==> try-yarrow <==
==> flow/design.v <==
module top(
  input  logic         clk,
  input  logic         rst_n,
  input  logic [31:0]  a, b, c, d, e,  
  output logic [63:0]  y  
);
logic [63:0] mul1_reg, mul2_reg;    
logic [63:0] mul3_reg;             
logic [63:0] sum1_reg;             
logic [63:0] sum2_reg;             
logic [63:0] final_result_reg;    
always_ff @(posedge clk or negedge rst_n) begin
  if (!rst_n) begin
    mul1_reg <= '0;
    mul2_reg <= '0;
  end else begin
    mul1_reg <= a * b;    
    mul2_reg <= c * d;    
  end
end
always_ff @(posedge clk or negedge rst_n) begin
  if (!rst_n) begin
    mul3_reg <= '0;
  end else begin
    mul3_reg <= mul1_reg[31:0] * e;  
  end
end
always_ff @(posedge clk or negedge rst_n) begin
  if (!rst_n) begin
    sum1_reg <= '0;
  end else begin
    sum1_reg <= mul1_reg + mul2_reg;
  end
end
always_ff @(posedge clk or negedge rst_n) begin
  if (!rst_n) begin
    sum2_reg <= '0;
  end else begin
    sum2_reg <= sum1_reg + mul3_reg;
  end
end
always_ff @(posedge clk or negedge rst_n) begin
  if (!rst_n) begin
    final_result_reg <= '0;
  end else begin
    if (|a)  
      final_result_reg <= sum2_reg + sum1_reg;
    else
      final_result_reg <= sum2_reg - mul2_reg;
  end
end
(* IOB="TRUE" *)
always_ff @(posedge clk or negedge rst_n) begin
  if (!rst_n) begin
    y <= '0;
  end else begin
    y <= final_result_reg;
  end
end
endmodule
==> flow/run.sh <==
#!/bin/bash
# the make line also repeats each setting of config.mk as NAME=value (left out here)
make -C /OpenROAD-flow-scripts/flow DESIGN_CONFIG=/design/flow/config.mk WORK_HOME=/design/flow/orfs CLKGATE_MAP_FILE= finish
==> flow/config.mk <==
export PLATFORM = sky130hd
export DESIGN_NAME = top
export DESIGN_NICKNAME = top
export VERILOG_FILES = /design/flow/design.v
export SDC_FILE = /design/flow/constraint.sdc
export NUM_CORES = 4
export LEC_CHECK = 0
export ABC_AREA = 1
export CAP_MARGIN = 20
export CORE_ASPECT_RATIO = 0.59
export CORE_MARGIN = 2
export CORE_UTILIZATION = 56
export CTS_CLUSTER_DIAMETER = 123
export GPL_ROUTABILITY_DRIVEN = 0
export GPL_TIMING_DRIVEN = 0
export HOLD_SLACK_MARGIN = -0.05
export MAX_ROUTING_LAYER = met4
export PLACE_DENSITY = 0.47
export SLEW_MARGIN = 40
export TNS_END_PERCENT = 60
==> flow/constraint.sdc <==
create_clock -name core_clock -period 14.9 [get_ports {clk}]
set_input_delay 2.9800 -clock core_clock [delete_from_list [all_inputs] [get_ports {clk}]]
set_output_delay 2.9800 -clock core_clock [all_outputs]
set_load 0.01 [all_outputs]
==> try-raven (differences from try-yarrow) <==
Settings changed: CORE_ASPECT_RATIO 0.59 to 1.29, CTS_CLUSTER_DIAMETER 123 to 62, GPL_TIMING_DRIVEN 0 to default, HOLD_SLACK_MARGIN -0.05 to 0.17, TNS_END_PERCENT 60 to default.
==> flow/constraint.sdc (replaced) <==
create_clock -name core_clock -period 11.0 [get_ports {clk}]
set_input_delay 2.2000 -clock core_clock [delete_from_list [all_inputs] [get_ports {clk}]]
set_output_delay 2.2000 -clock core_clock [all_outputs]
set_load 0.01 [all_outputs]
==> notes <==
Die size is about the same in try-yarrow and try-raven. In synthesized area, try-yarrow and try-raven do not differ. Of try-raven and try-yarrow, try-yarrow has the higher setup slack (gap 2.6 ns). In try-raven the register-to-register slack is lower than in try-yarrow, by 3.6 ns. Of try-yarrow and try-raven, try-yarrow has the higher global-route usage (gap 10 points). In synthesized cell count, try-raven and try-yarrow do not differ. In try-raven the non-clock buffer count is lower than in try-yarrow, by 351.

========
==> v17: inputs <==
// top: RTL as listed in full above, without the edits since
clock: 14.6 ns
lec_check: 0
abc_area: 1
cap_margin: 30
cell_pad_in_sites_detail_placement: 1
core_margin: 5
core_utilization: 46
cts_cluster_diameter: 218
gpl_timing_driven: 0
hold_slack_margin: -0.02
max_routing_layer: met4
min_routing_layer: met2
place_density_lb_addon: 0.19
setup_slack_margin: 1.31
slew_margin: 15
tns_end_percent: 100
run.sh (not shown) runs the stock make flow with config.mk's settings and CLKGATE_MAP_FILE=.
==> inputs of v36, as changes to v17 <==
==> flow/config.mk (replaced) <==
export PLATFORM = sky130hd
export DESIGN_NAME = top
export DESIGN_NICKNAME = top
export VERILOG_FILES = /design/flow/design.v
export SDC_FILE = /design/flow/constraint.sdc
export NUM_CORES = 4
export LEC_CHECK = 0
export ABC_AREA = 0
export CAP_MARGIN = 20
export CORE_MARGIN = 2
export CORE_UTILIZATION = 66
export CTS_CLUSTER_DIAMETER = 216
export SETUP_SLACK_MARGIN = 2.41
export SLEW_MARGIN = 15
export TNS_END_PERCENT = 30
==> flow/constraint.sdc (replaced) <==
create_clock -name core_clock -period 14.4 [get_ports {clk}]
set_input_delay 2.8800 -clock core_clock [delete_from_list [all_inputs] [get_ports {clk}]]
set_output_delay 2.8800 -clock core_clock [all_outputs]
set_load 0.01 [all_outputs]
==> summary of the runs <==
v17 aborted during global routing (GRT-0116). v36 completed with no timing, DRC or antenna violations. In v36 the area after synthesis is smaller than in v17, by 8.2%. Against v36, the synthesized cell count of v17 is larger by 37%. In v36 the die area is smaller than in v17, by about 37%.

========
==> inputs of v2 <==
Starts from the design.v that is shown in full above.
clock: 10.2 ns
lec_check: 0
cap_margin: 20
core_margin: 2
core_utilization: 45
slew_margin: 20
==> v26 (differences from v2) <==
==> flow/constraint.sdc (replaced) <==
create_clock -name core_clock -period 11.0 [get_ports {clk}]
set_input_delay 2.2000 -clock core_clock [delete_from_list [all_inputs] [get_ports {clk}]]
set_output_delay 2.2000 -clock core_clock [all_outputs]
set_load 0.01 [all_outputs]
==> results <==
Die size is the same in v26 and v2.
Final area: v2 is higher than v26 (0.93%).
In v26 the clock-buffer cell count is higher than in v2, by 4.
Against v26, the critical path depth of v2 is lower by 1.
Between v26 and v2, the lower core utilization is in v26 (gap 0.45 points).
==> figures <==
item                                                                     v2                      v26
Final HPWL DP                                                    274,000 µm               276,000 µm
Highest routed layer                                                   met5                     met4
Capture point of the critical path                   mul2_reg[63]$_DFF_PN0_   mul1_reg[63]$_DFF_PN0_
Endpoint of the worst-slack reg-to-reg timing path   mul3_reg[57]$_DFF_PN0_   mul3_reg[62]$_DFF_PN0_
Number of instances in the placed design                             16,800                   16,700
Final Worst Setup Slack                                            0.636 ns                 0.870 ns
Wire per inst                                                       19.3 µm                  19.0 µm
Run status                                          complete, no violations  complete, no violations
Worst setup path startpoint                                            d[6]                     b[4]
Met2 global-route usage                                               41.0%                    40.8%

========
==> ember: inputs <==
// top: RTL as listed in full above, without the edits since
Settings: LEC_CHECK=0, CAP_MARGIN=20, CORE_MARGIN=2, CORE_UTILIZATION=20, SLEW_MARGIN=20; clock period 16.2 ns.
==> lagoon (differences from ember) <==
ABC_AREA = 0   (was unset)
CORE_MARGIN = 7   (was 2)
CORE_UTILIZATION = 66   (was 20)
CTS_CLUSTER_DIAMETER = 218   (was unset)
SLEW_MARGIN = 15   (was 20)
TNS_END_PERCENT = 30   (was unset)
==> flow/constraint.sdc (replaced) <==
create_clock -name core_clock -period 14.4 [get_ports {clk}]
set_input_delay 2.8800 -clock core_clock [delete_from_list [all_inputs] [get_ports {clk}]]
set_output_delay 2.8800 -clock core_clock [all_outputs]
set_load 0.01 [all_outputs]
==> amber (differences from ember) <==
CORE_UTILIZATION = 40   (was 20)
MAX_ROUTING_LAYER = met4   (was unset)
PLACE_DENSITY = 0.47   (was unset)
SLEW_MARGIN = 40   (was 20)
==> flow/constraint.sdc (replaced) <==
create_clock -name core_clock -period 11.0 [get_ports {clk}]
set_input_delay 2.2000 -clock core_clock [delete_from_list [all_inputs] [get_ports {clk}]]
set_output_delay 2.2000 -clock core_clock [all_outputs]
set_load 0.01 [all_outputs]
==> garnet (differences from ember) <==
CAP_MARGIN = 30   (was 20)
CELL_PAD_IN_SITES_DETAIL_PLACEMENT = 1   (was unset)
CELL_PAD_IN_SITES_GLOBAL_PLACEMENT = 1   (was unset)
CORE_ASPECT_RATIO = 1.12   (was unset)
CORE_UTILIZATION = 58   (was 20)
CTS_CLUSTER_DIAMETER = 141   (was unset)
GPL_ROUTABILITY_DRIVEN = 1   (was unset)
GPL_TIMING_DRIVEN = 0   (was unset)
MIN_ROUTING_LAYER = met2   (was unset)
PLACE_DENSITY_LB_ADDON = 0.25   (was unset)
SLEW_MARGIN = 15   (was 20)
==> flow/constraint.sdc (replaced) <==
create_clock -name core_clock -period 9.93 [get_ports {clk}]
set_input_delay 1.9860 -clock core_clock [delete_from_list [all_inputs] [get_ports {clk}]]
set_output_delay 1.9860 -clock core_clock [all_outputs]
set_load 0.01 [all_outputs]
==> results.txt <==
Implementation numbers.

- The flow ran to the end and the layout has no timing, DRC or antenna violations.
- Signal routing reaches up to met5.
- The start-to-end type of the worst setup path is in2reg.
- In the placement report, post-DP HPWL is listed as 293900 um.
- The final setup skew is 101.6 ps.
- The category of cells accounting for the largest share of critical-path delay is adder cells.
- Wire segments on met3 add up to 19440 um in the final route.
[end of results for ember]
==> results.txt <==
Implementation numbers.

- The start-to-end type of the worst setup path is in2reg.
- The footprint of the flip-flops and latches is 11210 um2.
- The flow ran to the end and the layout has no timing, DRC or antenna violations.
- The timing report attributes the biggest portion of critical-path delay to adder cells.
- Per the detail_route log, the uppermost layer with routed signals is met5.
- Detailed placement finished with a half-perimeter wire length of 276300 um.
[end of results for lagoon]
==> results.txt <==
Implementation status.

- The flow did not finish.
- The failing step is global routing.
- The first error in the log reads "[ERROR GRT-0116] Global routing finished with congestion. Check the congestion regions in the DRC Viewer".
- Detailed placement finished with a half-perimeter wire length of 454800 um.
- The total of hold buffers inserted after clock tree synthesis is 0.
- met3 track demand over resource after global routing is 88.64%.
- Before CTS, the worst setup slack after placement is -2276 ps.
- Summing the areas of all xor and xnor instances in the mapped netlist gives 3.044% of the synthesized area.
[end of results for garnet]
==> results.txt <==
Implementation numbers.

- The flow ran to the end and the layout has no timing, DRC or antenna violations.
- In the placement report, post-DP HPWL is listed as 310700 um.
- The top routing layer in use is met4.
- The final hold violation count recorded for this run is 0.
- The type of the most critical hold path is reg2reg.
- The fraction of the core area covered by cells at the end of the flow is 43.46%.
- The routed length per placed instance is 21.17 um.
[end of results for amber]
